==> zinc <==
==> flow/design.v <==
module MAC_Unit #(parameter WIDTH=32) (
    input logic clk,
    input logic reset,
    input  logic [WIDTH-1:0] a,
    input  logic [WIDTH-1:0] b,
    output logic [WIDTH*2-1:0] result
);
    logic [WIDTH-1:0] a_reg, b_reg;
    logic [WIDTH*2-1:0] mult_result;  
    always_ff@(posedge clk or posedge reset) begin
        if (reset) begin
            a_reg <= '0;
            b_reg <= '0;
            mult_result <= '0;
            result <= '0;
        end else begin
            a_reg <= a;
            b_reg <= b;
            mult_result <= a_reg * b_reg;  
            result <= mult_result + result;  
        end 
    end
endmodule
==> flow/run.sh <==
#!/bin/bash
# the make line also repeats each setting of config.mk as NAME=value (left out here)
make -C /OpenROAD-flow-scripts/flow DESIGN_CONFIG=/design/flow/config.mk WORK_HOME=/design/flow/orfs CLKGATE_MAP_FILE= finish
==> flow/config.mk <==
export PLATFORM = sky130hd
export DESIGN_NAME = MAC_Unit
export DESIGN_NICKNAME = MAC_Unit
export VERILOG_FILES = /design/flow/design.v
export SDC_FILE = /design/flow/constraint.sdc
export NUM_CORES = 4
export LEC_CHECK = 0
export CAP_MARGIN = 35
export CELL_PAD_IN_SITES_GLOBAL_PLACEMENT = 1
export CORE_ASPECT_RATIO = 1.28
export CORE_MARGIN = 7
export CORE_UTILIZATION = 24
export CTS_CLUSTER_DIAMETER = 277
export CTS_CLUSTER_SIZE = 97
export GPL_ROUTABILITY_DRIVEN = 1
export GPL_TIMING_DRIVEN = 1
export MAX_ROUTING_LAYER = met4
export MIN_ROUTING_LAYER = met1
export PLACE_DENSITY = 0.95
export SLEW_MARGIN = 0
export TNS_END_PERCENT = 10
==> flow/constraint.sdc <==
create_clock -name core_clock -period 8.31 [get_ports {clk}]
set_input_delay 1.6620 -clock core_clock [delete_from_list [all_inputs] [get_ports {clk}]]
set_output_delay 1.6620 -clock core_clock [all_outputs]
set_load 0.01 [all_outputs]
==> amber (differences from zinc) <==
- CAP_MARGIN: 35 -> 20
- CELL_PAD_IN_SITES_GLOBAL_PLACEMENT: 1 -> not set
- CORE_ASPECT_RATIO: 1.28 -> not set
- CORE_MARGIN: 7 -> 2
- CORE_UTILIZATION: 24 -> 18
- CTS_CLUSTER_DIAMETER: 277 -> not set
- CTS_CLUSTER_SIZE: 97 -> not set
- GPL_ROUTABILITY_DRIVEN: 1 -> not set
- GPL_TIMING_DRIVEN: 1 -> not set
- MAX_ROUTING_LAYER: met4 -> not set
- MIN_ROUTING_LAYER: met1 -> not set
- PLACE_DENSITY: 0.95 -> not set
- SLEW_MARGIN: 0 -> 20
- TNS_END_PERCENT: 10 -> not set
==> flow/constraint.sdc (replaced) <==
create_clock -name core_clock -period 8.79 [get_ports {clk}]
set_input_delay 1.7580 -clock core_clock [delete_from_list [all_inputs] [get_ports {clk}]]
set_output_delay 1.7580 -clock core_clock [all_outputs]
set_load 0.01 [all_outputs]
==> garnet (differences from zinc) <==
- ABC_AREA: not set -> 0
- CAP_MARGIN: 35 -> 40
- CELL_PAD_IN_SITES_GLOBAL_PLACEMENT: 1 -> not set
- CORE_ASPECT_RATIO: 1.28 -> 0.5
- CORE_UTILIZATION: 24 -> 70
- CTS_CLUSTER_DIAMETER: 277 -> 258
- CTS_CLUSTER_SIZE: 97 -> 98
- GPL_ROUTABILITY_DRIVEN: 1 -> not set
- GPL_TIMING_DRIVEN: 1 -> not set
- HOLD_SLACK_MARGIN: not set -> -0.1
- MIN_ROUTING_LAYER: met1 -> not set
- PLACE_DENSITY: 0.95 -> 0.42
- SLEW_MARGIN: 0 -> 15
- TNS_END_PERCENT: 10 -> 5
==> flow/constraint.sdc (replaced) <==
create_clock -name core_clock -period 9.0 [get_ports {clk}]
set_input_delay 1.8000 -clock core_clock [delete_from_list [all_inputs] [get_ports {clk}]]
set_output_delay 1.8000 -clock core_clock [all_outputs]
set_load 0.01 [all_outputs]
==> comparison <==
zinc ran to the end with no violations. garnet produced a clean layout. amber ran to the end with no violations. In synthesized cell count, zinc and amber do not differ. Register-to-register slack, highest first: amber, garnet, zinc. Setup slack: zinc < garnet < amber. Via count: zinc is higher than amber (about 2%). Cell count: garnet < zinc < amber. Non-clock buffer count: zinc > garnet > amber. First-iteration DRC count: amber < zinc < garnet.


==> run X <==
Starts from the design.v that is shown in full above.
clock: 9.0 ns
lec_check: 0
abc_area: 0
cap_margin: 20
core_aspect_ratio: 0.5
core_margin: 7
core_utilization: 64
cts_cluster_diameter: 258
cts_cluster_size: 98
max_routing_layer: met4
place_density: 0.42
slew_margin: 20
tns_end_percent: 30
run.sh (not shown) runs the stock make flow with config.mk's settings and CLKGATE_MAP_FILE=.
==> inputs of run C, as changes to run X <==
CORE_MARGIN = 2   (was 7)
CORE_UTILIZATION = 72   (was 64)
CTS_CLUSTER_DIAMETER = 376   (was 258)
HOLD_SLACK_MARGIN = -0.08   (was unset)
MAX_ROUTING_LAYER = unset   (was met4)
PLACE_DENSITY = unset   (was 0.42)
TNS_END_PERCENT = 5   (was 30)
==> flow/constraint.sdc (replaced) <==
create_clock -name core_clock -period 4.88 [get_ports {clk}]
set_input_delay 0.9760 -clock core_clock [delete_from_list [all_inputs] [get_ports {clk}]]
set_output_delay 0.9760 -clock core_clock [all_outputs]
set_load 0.01 [all_outputs]
==> comparison table <==
	run C	run X
Outcome	failed layout checks	timing/DRC/antenna clean
Violated checks	negative setup slack	-
Post-layout util	0.8500	0.6901
Post-Route Hold Slack	479.0 ps	479.4 ps
Slew at the pin with the worst max-slew slack	850.5 ps	1115 ps
Number of DRC markers after the initial detailed-route iteration	3158	2553
HPWL after detailed placement	98.90 mm	96.94 mm
Growth of design area from synthesis to finish	16.44%	6.742%
Multi-input gate share of total cell area	0.6878	0.7333
Stages on worst setup path	29	25
Vias in the first global route	36740	32640
Number of vias in the routed layout	33330	30570
Gpl congestion	0.9607	0.9679
Peak Freq	135.0 MHz	116.9 MHz
Met2 Use GR	0.6672	0.4993
Combinational Area	0.03361 mm2	0.03284 mm2


==> job 2872 <==
Starts from the design.v that is shown in full above.
clock: 4.49 ns
lec_check: 0
abc_area: 1
cap_margin: 20
core_margin: 2
core_utilization: 72
cts_cluster_diameter: 379
cts_cluster_size: 100
place_density: 0.37
setup_slack_margin: 1.22
slew_margin: 20
tns_end_percent: 15
==> job 1877 (differences from job 2872) <==
Settings changed: ABC_AREA 1 to 0, CAP_MARGIN 20 to 40, CTS_CLUSTER_DIAMETER 379 to 305, CTS_CLUSTER_SIZE 100 to 42, HOLD_SLACK_MARGIN set to 0.29, PLACE_DENSITY 0.37 to 0.64, SETUP_SLACK_MARGIN 1.22 to not set, TNS_END_PERCENT 15 to not set.
==> flow/constraint.sdc (replaced) <==
create_clock -name core_clock -period 6.46 [get_ports {clk}]
set_input_delay 1.2920 -clock core_clock [delete_from_list [all_inputs] [get_ports {clk}]]
set_output_delay 1.2920 -clock core_clock [all_outputs]
set_load 0.01 [all_outputs]
==> job 6767 (differences from job 2872) <==
Settings changed: CORE_UTILIZATION 72 to 40, CTS_CLUSTER_DIAMETER 379 to 383, CTS_CLUSTER_SIZE 100 to 31, MAX_ROUTING_LAYER set to met4, PLACE_DENSITY 0.37 to not set, SETUP_SLACK_MARGIN 1.22 to not set, TNS_END_PERCENT 15 to not set.
==> flow/constraint.sdc (replaced) <==
create_clock -name core_clock -period 9.0 [get_ports {clk}]
set_input_delay 1.8000 -clock core_clock [delete_from_list [all_inputs] [get_ports {clk}]]
set_output_delay 1.8000 -clock core_clock [all_outputs]
set_load 0.01 [all_outputs]
==> notes <==
Job 6767 went through all stages and came out clean. Job 1877 finished with negative setup slack left. Job 2872 never finished: it broke off in 5_1_grt on GRT-0116.
In job 1877 the register-to-register slack is worse than in job 6767, by 2.5 ns.
Between job 6767 and job 1877, the lower worst setup slack is in job 1877 (gap 2.5 ns).
Of job 1877 and job 6767, job 1877 has the higher critical path depth (gap 1).
In job 6767 the clock skew is higher than in job 1877, by 0.0080 ns.
==> figures <==
metric                                                                   job 2872                  job 1877     job 6767
Instance count of the mapped netlist                                        6,504                     4,432        6,504
Measured slew at the worst slew-check pin                                       -                  0.836 ns      1.10 ns
Final setup slack of the worst path                                             -                  -1.21 ns      1.28 ns
Standard cell core area                                                64,500 µm²                57,700 µm²  116,000 µm²
Total of plain and repair buffers excluding clock buffers                       -                       582          194
Cell area after synthesis                                              46,900 µm²                42,000 µm²   46,900 µm²
Post-synth cell types                                                          23                        76           23
Run status                                                 stopped before the end  finished with violations  timing/DRC/antenna clean
Stage where the flow stopped                                              5_1_grt                         -            -
Reasons for failing layout checks                                               -      negative setup slack            -
TritonCTS clock tree                                                            -                      done         done
Max Cap Violations                                                              -                         0            0


==> job 7594: inputs <==
// MAC_Unit: RTL as listed in full above, without the edits since
export LEC_CHECK = 0
export ABC_AREA = 0
export CAP_MARGIN = 5
export CELL_PAD_IN_SITES_DETAIL_PLACEMENT = 2
export CELL_PAD_IN_SITES_GLOBAL_PLACEMENT = 1
export CORE_ASPECT_RATIO = 0.93
export CORE_MARGIN = 6
export CORE_UTILIZATION = 40
export CTS_CLUSTER_DIAMETER = 249
export MAX_ROUTING_LAYER = met4
export PLACE_DENSITY_LB_ADDON = 0.1
export SLEW_MARGIN = 35
export TNS_END_PERCENT = 25
create_clock -name core_clock -period 9.19 [get_ports {clk}]
==> job 219: changes against job 7594 <==
Settings changed: ABC_AREA 0 to 1, CAP_MARGIN 5 to 30, CELL_PAD_IN_SITES_GLOBAL_PLACEMENT 1 to 2, CORE_ASPECT_RATIO 0.93 to 1.56, CORE_MARGIN 6 to 2, CTS_CLUSTER_DIAMETER 249 to default, CTS_CLUSTER_SIZE from default to 83, GPL_ROUTABILITY_DRIVEN from default to 1, GPL_TIMING_DRIVEN from default to 0, MIN_ROUTING_LAYER from default to met1, PLACE_DENSITY_LB_ADDON 0.1 to default, SETUP_SLACK_MARGIN from default to 1.59, SLEW_MARGIN 35 to 15, TNS_END_PERCENT 25 to default.
==> flow/constraint.sdc (replaced) <==
create_clock -name core_clock -period 7.13 [get_ports {clk}]
set_input_delay 1.4260 -clock core_clock [delete_from_list [all_inputs] [get_ports {clk}]]
set_output_delay 1.4260 -clock core_clock [all_outputs]
set_load 0.01 [all_outputs]
==> comparison <==
- Job 219 aborted during 5_1_grt on ODB-0269. Job 7594 produced a clean layout.
- Area after synthesis: job 219 is larger than job 7594 (about 12%).
- Die size: job 219 is higher than job 7594 (6.5%).
- Against job 7594, the synthesized cell count of job 219 is larger by 47%.
